// fir
module fir(
    input clk,                               
    input signed [15:0] noisy_signal,        
    output signed [15:0] filtered_signal     
);
Size: about 9100 cells after synthesis, roughly 680 flip-flops, ~33 I/O pins, about 66000 um^2 of cells after synthesis.
Settings: LEC_CHECK=0, ABC_AREA=1, CAP_MARGIN=20, CORE_MARGIN=2, CORE_UTILIZATION=66, CTS_CLUSTER_DIAMETER=363, PLACE_DENSITY=0.35, SETUP_SLACK_MARGIN=0.86, SLEW_MARGIN=20; clock period 5.05 ns.
run.sh (not shown) runs the stock make flow with config.mk's settings and CLKGATE_MAP_FILE=.
The baseline finished clean.
Rerun with:
Settings changed: CTS_CLUSTER_DIAMETER 363 to not set, CTS_CLUSTER_SIZE set to 99, SETUP_SLACK_MARGIN 0.86 to 1.19.
Result: The changed run ran to the end with no violations. Global-route usage grows by 3.5 points. Worst hold slack got worse by 0.0077 ns. Routed wire length grows by 25%. Count of clock-buffer cells in the layout falls by 5.
Rerun with:
Settings changed: ABC_AREA 1 to not set, CORE_UTILIZATION 66 to 40, CTS_CLUSTER_SIZE 99 to not set, PLACE_DENSITY 0.35 to not set, SETUP_SLACK_MARGIN 1.19 to not set.
Clock period 5.05 ns to 5.7 ns, I/O delays scaled along.
Hold slack stays flat.
Critical path depth came out higher by 1.
Non-clock buffer count came out lower by 238.
Sequential share of layout area came out higher by 4.3 points.

---

## job 5011
fir again, from the RTL that the note above started with.
make LEC_CHECK=0 ABC_AREA=1 CAP_MARGIN=20 CORE_MARGIN=2 CORE_UTILIZATION=72 PLACE_DENSITY=0.67 SETUP_SLACK_MARGIN=-0.07 SLEW_MARGIN=20 finish   # period 4.29 ns
Ran to the end and failed final checks on negative setup slack: job 5011.
Input changes introduced in job 9994 (baseline for comparison: job 5011):
- SETUP_SLACK_MARGIN now 0.26, was -0.07
- PLACE_DENSITY now 0.38, was 0.67
- CTS_CLUSTER_DIAMETER now 400, previously not set
- the clock period (ns, I/O delays scaled along) now 1.64, was 4.29
Results
Job 9994 did not make it past 5_1_grt, where a tool error ended it.
On pre-CTS setup slack: between job 9994 and job 5011, it ends up lower for job 9994.
Job 9994 vs. job 5011: final RePlAce weighted congestion went up by about 5%.
Cmp job 9994 vs job 5011: number of buffers added for setup after CTS higher in job 9994
Job 9994: cell total after placement 867 above job 5011
Job 5011 -> job 9994: chip width delta 0, exact match
Diff job 5011 -> job 9994: detailed placer's ending HPWL climbed 27%; cell area after placement climbed about 18%; post-cts repair resize count climbed 533.
Overall die area: job 9994 vs job 5011 identical
Modified inputs, job 7254 compared to job 9994
- CTS_CLUSTER_DIAMETER: 400 -> unset
- PLACE_DENSITY: 0.38 -> unset
- CORE_UTILIZATION: 72 -> 17
- SETUP_SLACK_MARGIN: 0.26 -> unset
- ABC_AREA: 1 -> unset
- the clock period (ns, I/O delays scaled along): 1.64 -> 5.7
Results
- In the summary table, job 9994 is marked failed, with error GRT-0116 raised in 5_1_grt.
- Job 7254 reached the final stage; the timing, design-rule and antenna checks on its layout passed.
- Core box area grows by more than 100% when moving from job 9994 to job 7254.
- Job 7254: weighted congestion at the end of routability-driven global placement lower than job 9994
- Minimum setup slack after placement, job 7254 and job 9994: larger value in job 7254
- Going from job 9994 to job 7254, the die size was found to have gone up by 260%.
- On job 7254: distinct cell type count after synthesis is 54 higher than what job 9994 gave.
- The die height in job 7254 is 1.9 times that in job 9994.
Here is what was changed in the inputs of job 1087 compared with job 7254.
- SETUP_SLACK_MARGIN newly set to 0.96
- CORE_UTILIZATION changed from 17 to 72
- PLACE_DENSITY newly set to 0.64
- ABC_AREA newly set to 1
- the clock period (ns, I/O delays scaled along) changed from 5.7 to 3.17
- Job 7254 ended with every stage complete and zero timing, DRC or antenna violations.
- FAIL job 1087 @ 5_1_grt: tool exited with error
- Count of mapped cells out of synthesis, job 1087 and job 7254: higher on job 1087
- From job 7254 to job 1087, async set-reset flop share out of synthesis did not move at all.
- HPWL after detailed placement is lower on job 7254
